==> run a: inputs <==
==> flow/design.v <==
`timescale  1ns/1ps
module mac_manual #(
    parameter DATA_WIDTH = 16
)(
    input clk, ce, rst,
    input [DATA_WIDTH-1:0] a, b, 
    input [DATA_WIDTH-1:0] tmp,
    output reg [DATA_WIDTH-1:0] data_out
); 
    always @(posedge clk) begin
        if(rst) begin
            data_out <= 0;
        end
        else begin
            data_out <= (a * b) + tmp;
        end
    end
endmodule
`timescale 1ns/1ps
module shift_register #(
    parameter DATA_WIDTH = 16,
    parameter size = 3
)(
    input clk, ce, rst,
    input [DATA_WIDTH-1:0] data_in,
    output [DATA_WIDTH-1:0] data_out
);
    reg [DATA_WIDTH-1:0] tmp[size-1:0];
    generate
        genvar l;
        for (l = 0; l < size; l = l + 1) begin
            always @(posedge clk) begin
                if (rst) begin
                    tmp[l] <= 'd0;
                end
                else if (ce) begin
                    if (l == 'd0) begin
                        tmp[l] <= data_in;  
                    end
                    else begin
                        tmp[l] <= tmp[l-1];
                    end
                end
            end
        end
    assign data_out = tmp[size-1];
    endgenerate
endmodule
`timescale 1ns/1ps
module convolver #(
    parameter DATA_WIDTH = 8,
    parameter INPUT_SIZE = 28,
    parameter KERNEL_SIZE = 3,
    parameter STRIDE = 1
) (
    input clk, ce, global_rst, 
    input [DATA_WIDTH-1:0] myInput,
    input [(KERNEL_SIZE*KERNEL_SIZE)*DATA_WIDTH-1:0] weight,
    input [DATA_WIDTH-1:0] bias,
    output [DATA_WIDTH-1:0] conv_op,
    output reg valid_conv, end_conv
);
    wire [DATA_WIDTH-1:0] weight_tmp [KERNEL_SIZE*KERNEL_SIZE-1:0];
    wire [DATA_WIDTH-1:0] tmp [KERNEL_SIZE*KERNEL_SIZE+1:0];
    generate 
        genvar j;
        for (j = 0; j < KERNEL_SIZE*KERNEL_SIZE; j = j + 1) begin
            assign weight_tmp[j][DATA_WIDTH-1:0] = weight[j*DATA_WIDTH +: DATA_WIDTH];
        end
    endgenerate
    assign tmp[0] = {DATA_WIDTH{1'b0}};
    generate 
        genvar i;
        for (i = 0; i < KERNEL_SIZE*KERNEL_SIZE; i = i + 1) begin: MAC
            if ((i + 1) % KERNEL_SIZE == 0) begin
                if (i == KERNEL_SIZE*KERNEL_SIZE-1) begin
                    mac_manual #(.DATA_WIDTH(DATA_WIDTH)) mac (
                        .clk(clk),
                        .ce(ce),
                        .rst(global_rst),
                        .a(myInput),
                        .b(weight_tmp[i]),
                        .tmp(tmp[i]),
                        .data_out(tmp[i+1])
                    );
                assign conv_op = tmp[i+1] + bias;
                end else begin
                    wire [DATA_WIDTH-1:0] tmp2;
                    mac_manual #(.DATA_WIDTH(DATA_WIDTH)) mac (
                        .clk(clk),
                        .ce(ce),
                        .rst(global_rst),
                        .a(myInput),
                        .b(weight_tmp[i]),
                        .tmp(tmp[i]),
                        .data_out(tmp2)
                    );
                    shift_register #(.DATA_WIDTH(DATA_WIDTH), .size(INPUT_SIZE-KERNEL_SIZE)) sr (
                        .clk(clk),
                        .ce(ce),
                        .rst(global_rst),
                        .data_in(tmp2),
                        .data_out(tmp[i+1])
                    );
                end
            end else begin
                mac_manual #(.DATA_WIDTH(DATA_WIDTH)) mac (
                    .clk(clk),
                    .ce(ce),
                    .rst(global_rst),
                    .a(myInput),
                    .b(weight_tmp[i]),
                    .tmp(tmp[i]),
                    .data_out(tmp[i+1])
                );
            end
        end
    endgenerate
    reg [$clog2(INPUT_SIZE):0] row_counter;
    reg [$clog2(INPUT_SIZE):0] col_counter;
    reg [$clog2(INPUT_SIZE*INPUT_SIZE):0] cycle_counter;
    always @(posedge clk) begin
        if (global_rst) begin
            row_counter <= 0;
            col_counter <= 0;
            cycle_counter <= 0;
        end else if (ce) begin
            if (col_counter + STRIDE >= INPUT_SIZE) begin
                col_counter <= 0;
                if (row_counter + STRIDE >= INPUT_SIZE) begin
                    row_counter <= 0;
                end else begin
                    row_counter <= row_counter + STRIDE;
                end
            end else begin
                col_counter <= col_counter + STRIDE;
            end
            cycle_counter <= cycle_counter + 1;
        end
    end
    always @(posedge clk) begin
        if (global_rst) begin
            valid_conv <= 0;
        end else if (ce) begin
            if ((row_counter >= KERNEL_SIZE-1 && row_counter < INPUT_SIZE && 
                 (row_counter - (KERNEL_SIZE-1)) % STRIDE == 0) &&
                (col_counter >= KERNEL_SIZE-1 && col_counter < INPUT_SIZE && 
                 (col_counter - (KERNEL_SIZE-1)) % STRIDE == 0)) begin
                valid_conv <= 1;
            end else begin
                valid_conv <= 0;
            end
        end
    end
    always @(posedge clk) begin
        if (global_rst) begin
            end_conv <= 0;
        end else if (ce && cycle_counter >= INPUT_SIZE*INPUT_SIZE) begin
            end_conv <= 1;
        end else begin
            end_conv <= 0;
        end
    end
endmodule
`timescale 1ns/1ps
module relu_activation #(
    parameter DATA_WIDTH = 16
)(
    input [DATA_WIDTH-1:0] data_in,
    output [DATA_WIDTH-1:0] data_out
);
    assign data_out = (data_in[DATA_WIDTH-1] == 1) ? 0 : data_in;
endmodule
`timescale 1ns / 1ps
module comparator2 #(
    parameter DATA_WIDTH = 16,
    parameter POOL_TYPE = 1
    )(
    input ce,
    input [DATA_WIDTH-1:0] in1,
    input [DATA_WIDTH-1:0] in2,
    output [DATA_WIDTH-1:0] comp_op
    ); 
    reg [DATA_WIDTH-1:0] temp;
    assign comp_op = ce ? temp : 'd0;
    always@(*)
    begin
        if(POOL_TYPE == 0)
        begin
            temp = in1 + in2;        
        end
        else begin
            temp = (in1 > in2) ? in1 : in2;
        end
    end
endmodule
`timescale 1ns / 1ps
module max_reg #(parameter DATA_WIDTH = 16) (
    input clk,
    input ce,
    input [DATA_WIDTH-1:0] data_in,
    input rst_m,
    input master_rst,
    output reg [DATA_WIDTH-1:0] reg_op
    );
    always@(posedge clk) 
    begin
    	if(master_rst)
    		reg_op <= 0;
    	else 
        begin
            if(ce) 
            begin
		   	  if(rst_m) begin
		    	 reg_op <=0;
		      end
		      else begin
		    	 reg_op <= data_in;
			 end
		    end
		end
	end
endmodule
`timescale 1ns / 1ps
module input_mux #(
    parameter DATA_WIDTH = 8
)(
    input [DATA_WIDTH-1:0] in1,
    input [DATA_WIDTH-1:0] in2,
    input [1:0] sel,
    output [DATA_WIDTH-1:0] op
    );
    assign op = (sel == 2'b01) ? in1 : ((sel == 2'b00) ? in2: 0);
endmodule
`timescale 1ns / 1ps
module control_logic2 #(
    parameter INPUT_SIZE = 9'h004,    
    parameter POOL_SIZE = 9'h002     
)(
    input clk,             
    input master_rst,       
    input ce,            
    output reg [1:0] sel, 
    output reg rst_m,     
    output reg op_en,      
    output reg load_sr,    
    output reg global_rst,  
    output reg end_op       
);
    integer row_count;
    integer col_count;
    integer count;
    integer nbgh_row_count;
    always @(posedge clk) begin
        if (master_rst) begin
            sel <= 2'b00;
            load_sr <= 0;
            rst_m <= 0;
            op_en <= 0;
            global_rst <= 1;
            end_op <= 0;
        end else begin
            if (((col_count + 1) % POOL_SIZE != 0) && (row_count == POOL_SIZE - 1) && 
                (col_count == POOL_SIZE * count + (POOL_SIZE - 2)) && ce) begin
                op_en <= 1;
            end else begin
                op_en <= 0;
            end
            if (ce) begin
                if ((nbgh_row_count == INPUT_SIZE / POOL_SIZE) && (count == INPUT_SIZE / POOL_SIZE - 1) &&
                    ((col_count + 1) % POOL_SIZE != 0) && (row_count == POOL_SIZE - 1) &&
                    (col_count == POOL_SIZE * count + (POOL_SIZE - 2))) begin
                    end_op <= 1;
                end
                if (((col_count + 1) % POOL_SIZE != 0) && (col_count == INPUT_SIZE - 2) && 
                    (row_count == POOL_SIZE - 1)) begin
                    global_rst <= 1;
                end else begin
                    global_rst <= 0;
                end
                if ((((col_count + 1) % POOL_SIZE == 0) && (count != INPUT_SIZE / POOL_SIZE - 1) && 
                    (row_count != POOL_SIZE - 1)) || ((col_count == INPUT_SIZE - 1) && 
                    (row_count == POOL_SIZE - 1))) begin
                    rst_m <= 1;
                end else begin
                    rst_m <= 0;
                end
                if (((col_count + 1) % POOL_SIZE != 0) && (col_count == INPUT_SIZE - 2) && 
                    (row_count == POOL_SIZE - 1)) begin
                    sel <= 2'b10;
                end else if ((((col_count) % POOL_SIZE == 0) && (count == INPUT_SIZE / POOL_SIZE - 1) && 
                            (row_count != POOL_SIZE - 1)) || 
                           (((col_count) % POOL_SIZE == 0) && (count != INPUT_SIZE / POOL_SIZE - 1) && 
                            (row_count == POOL_SIZE - 1))) begin
                    sel <= 2'b01;
                end else begin
                    sel <= 2'b00;
                end
                if ((((col_count + 1) % POOL_SIZE == 0) && (count == INPUT_SIZE / POOL_SIZE - 1)) || 
                    (((col_count + 1) % POOL_SIZE == 0) && (count != INPUT_SIZE / POOL_SIZE - 1))) begin
                    load_sr <= 1;
                end else begin
                    load_sr <= 0;
                end
            end
        end
    end
    always @(posedge clk) begin
        if (master_rst) begin
            row_count <= 0;
            col_count <= 32'hffffffff;
            count <= 32'hffffffff;
            nbgh_row_count <= 0;
        end else if (ce) begin
            if (global_rst) begin
                row_count <= 0;
                col_count <= 0;
                count <= 0;
                nbgh_row_count <= nbgh_row_count + 1;
            end else begin
                if (((col_count + 1) % POOL_SIZE == 0) && (count == INPUT_SIZE / POOL_SIZE - 1) && 
                    (row_count != POOL_SIZE - 1)) begin
                    col_count <= 0;
                    row_count <= row_count + 1;
                    count <= 0;
                end else begin
                    col_count <= col_count + 1;
                    if (((col_count + 1) % POOL_SIZE == 0) && (count != INPUT_SIZE / POOL_SIZE - 1)) begin
                        count <= count + 1;
                    end
                end
            end
        end
    end
endmodule
`timescale 1ns / 1ps
module pooler #(
    parameter INPUT_SIZE = 9'h004,               
    parameter POOL_SIZE = 9'h002,                
    parameter DATA_WIDTH = 16,                   
    parameter POOL_TYPE = 1                      
)(
    input clk,                                   
    input ce,                                    
    input master_rst,                            
    input [DATA_WIDTH-1:0] data_in,             
    output [DATA_WIDTH-1:0] data_out,           
    output valid_op,                             
    output end_op                                
);
    wire rst_m;                               
    wire load_sr;                              
    wire global_rst;                            
    wire [1:0] sel;                            
    wire [DATA_WIDTH-1:0] comp_op;              
    wire [DATA_WIDTH-1:0] sr_op;                
    wire [DATA_WIDTH-1:0] max_reg_op;            
    wire [DATA_WIDTH-1:0] div_op;               
    wire [DATA_WIDTH-1:0] mux_out;             
    control_logic2 #(.INPUT_SIZE(INPUT_SIZE), .POOL_SIZE(POOL_SIZE)) control_logic_inst (
        .clk(clk),
        .master_rst(master_rst),
        .ce(ce),
        .sel(sel),
        .rst_m(rst_m),
        .op_en(valid_op),
        .load_sr(load_sr),
        .global_rst(global_rst),
        .end_op(end_op)
    );
    comparator2 #(
        .DATA_WIDTH(DATA_WIDTH),
        .POOL_TYPE(POOL_TYPE)
    ) comparator_inst (
        .ce(ce),
        .in1(data_in),
        .in2(mux_out),
        .comp_op(comp_op)
    );
    max_reg #(
        .DATA_WIDTH(DATA_WIDTH)
    ) max_reg_inst (
        .clk(clk),
        .ce(ce),
        .data_in(comp_op),
        .rst_m(rst_m),
        .master_rst(master_rst),
        .reg_op(max_reg_op)
    );
    shift_register #(
        .DATA_WIDTH(DATA_WIDTH),
        .size(INPUT_SIZE / POOL_SIZE)
    ) shift_register_inst (
        .clk(clk),
        .ce(load_sr),
        .rst(global_rst && master_rst),
        .data_in(comp_op),
        .data_out(sr_op)
    );
    input_mux #(
        .DATA_WIDTH(DATA_WIDTH)
    ) mux_inst (
        .in1(sr_op),           
        .in2(max_reg_op),     
        .sel(sel),             
        .op(mux_out)      
    );
    assign div_op = max_reg_op / (POOL_SIZE * POOL_SIZE);
    assign data_out = POOL_TYPE ? max_reg_op : div_op;
endmodule
`timescale 1ns/1ps
module layer #(
    parameter DATA_WIDTH = 8,                  
    parameter INPUT_SIZE = 28,                  
    parameter KERNEL_SIZE = 3,                
    parameter POOL_SIZE = 2,                    
    parameter STRIDE = 1,                          
    parameter ACTIVATION_TYPE = 1'b1,        
    parameter POOL_TYPE = 1'b1                     
)(
    input clk, global_rst, ce,
    input [DATA_WIDTH-1:0] myInput,
    input [KERNEL_SIZE*KERNEL_SIZE*DATA_WIDTH-1:0] weight,
    input [DATA_WIDTH-1:0] bias,
    output [DATA_WIDTH-1:0] data_out,
    output valid_op, 
    output end_op
);
    wire[DATA_WIDTH-1:0] conv_op;
    wire [DATA_WIDTH-1:0] act_op;
    wire valid_conv, end_conv;
    wire valid_pooling;
    assign valid_pooling = valid_conv && (!end_conv);
    convolver #(
        .DATA_WIDTH(DATA_WIDTH), 
        .INPUT_SIZE(INPUT_SIZE), 
        .KERNEL_SIZE(KERNEL_SIZE), 
        .STRIDE(STRIDE)
    ) conv(
        .clk(clk),
        .ce(ce),
        .global_rst(global_rst),
        .myInput(myInput),
        .weight(weight),
        .bias(bias),
        .conv_op(conv_op),
        .valid_conv(valid_conv),
        .end_conv(end_conv)
    );
    relu_activation #(.DATA_WIDTH(DATA_WIDTH)) relu_act(
        .data_in(conv_op),
        .data_out(act_op)
    );
    pooler #(
        .INPUT_SIZE(INPUT_SIZE-KERNEL_SIZE+1),
        .POOL_SIZE(POOL_SIZE), 
        .DATA_WIDTH(DATA_WIDTH), 
        .POOL_TYPE(POOL_TYPE)
    ) max_pooling(
        .clk(clk),
        .ce(valid_pooling),
        .master_rst(global_rst),
        .data_in(act_op),
        .data_out(data_out),
        .valid_op(valid_op),
        .end_op(end_op)
    );
endmodule
==> flow/run.sh <==
#!/bin/bash
# the make line also repeats each setting of config.mk as NAME=value (left out here)
make -C /OpenROAD-flow-scripts/flow DESIGN_CONFIG=/design/flow/config.mk WORK_HOME=/design/flow/orfs CLKGATE_MAP_FILE= finish
==> flow/config.mk <==
export PLATFORM = sky130hd
export DESIGN_NAME = layer
export DESIGN_NICKNAME = layer
export VERILOG_FILES = /design/flow/design.v
export SDC_FILE = /design/flow/constraint.sdc
export NUM_CORES = 4
export LEC_CHECK = 0
export ABC_AREA = 0
export CAP_MARGIN = 20
export CELL_PAD_IN_SITES_DETAIL_PLACEMENT = 0
export CELL_PAD_IN_SITES_GLOBAL_PLACEMENT = 0
export CORE_MARGIN = 2
export CORE_UTILIZATION = 71
export CTS_CLUSTER_SIZE = 36
export GPL_TIMING_DRIVEN = 1
export MAX_ROUTING_LAYER = met5
export MIN_ROUTING_LAYER = met1
export PLACE_DENSITY = 0.65
export SETUP_SLACK_MARGIN = -0.2
export SLEW_MARGIN = 20
export TNS_END_PERCENT = 5
==> flow/constraint.sdc <==
create_clock -name core_clock -period 2.49 [get_ports {clk}]
set_input_delay 0.4980 -clock core_clock [delete_from_list [all_inputs] [get_ports {clk}]]
set_output_delay 0.4980 -clock core_clock [all_outputs]
set_load 0.01 [all_outputs]
==> run b (differences from run a) <==
CELL_PAD_IN_SITES_DETAIL_PLACEMENT = default   (was 0)
CELL_PAD_IN_SITES_GLOBAL_PLACEMENT = 2   (was 0)
CORE_UTILIZATION = 52   (was 71)
CTS_CLUSTER_SIZE = 100   (was 36)
GPL_TIMING_DRIVEN = default   (was 1)
MAX_ROUTING_LAYER = met4   (was met5)
MIN_ROUTING_LAYER = default   (was met1)
PLACE_DENSITY = default   (was 0.65)
SETUP_SLACK_MARGIN = default   (was -0.2)
TNS_END_PERCENT = default   (was 5)
==> flow/constraint.sdc (replaced) <==
create_clock -name core_clock -period 5.0 [get_ports {clk}]
set_input_delay 1.0000 -clock core_clock [delete_from_list [all_inputs] [get_ports {clk}]]
set_output_delay 1.0000 -clock core_clock [all_outputs]
set_load 0.01 [all_outputs]
==> notes <==
Between run b and run a, the lower clock power is in run b (gap 49%, measured against run a). Against run a, the worst hold slack of run b is higher by 0.25 ns. Run b ran to the end with no violations. Run a completed and failed the layout checks on setup timing. Against run b, the setup slack of run a is lower by 1.6 ns. Between run b and run a, the lower routed wire length is in run b (gap about 20%, measured against run a). Against run a, the die size of run b is larger by about 36%. Between run a and run b, the lower global-route usage is in run b (gap 11 points). Of run a and run b, run a has the higher via count (gap 11%, measured against run b).
==> figures <==
quantity	run a	run b
Worst setup timing slack at the placement stage	-1.95 ns	-0.102 ns
Via-to-Cell Ratio	5.86	5.18
Fp util	0.722	0.524
FF/Latch Area	14900 sq um	14900 sq um
Met2 Use GR	0.610	0.355
Maximum number of pins on one net before global-route repair	178	245
Tally of non-filler cells in the final layout	5039	5157
Total length of routed met2 wires	51500 um	37400 um
Bufs and invs on worst path	4	6
Horizontal die dimension	236 um	275 um
Reg-to-reg startpoint	conv.MAC[1].genblk1.mac.data_out[4]	conv.MAC[8].genblk1.genblk1.mac.data_out[1]
Vias in the first global route	30700	26600
Total tool warning count	48	42
Result of the run	finished with violations	finished clean
Layout check failures	setup timing	-
Leakage power	19.6 nW	18.7 nW
Power figures rest on the tool's default switching activity, not on a simulated workload.
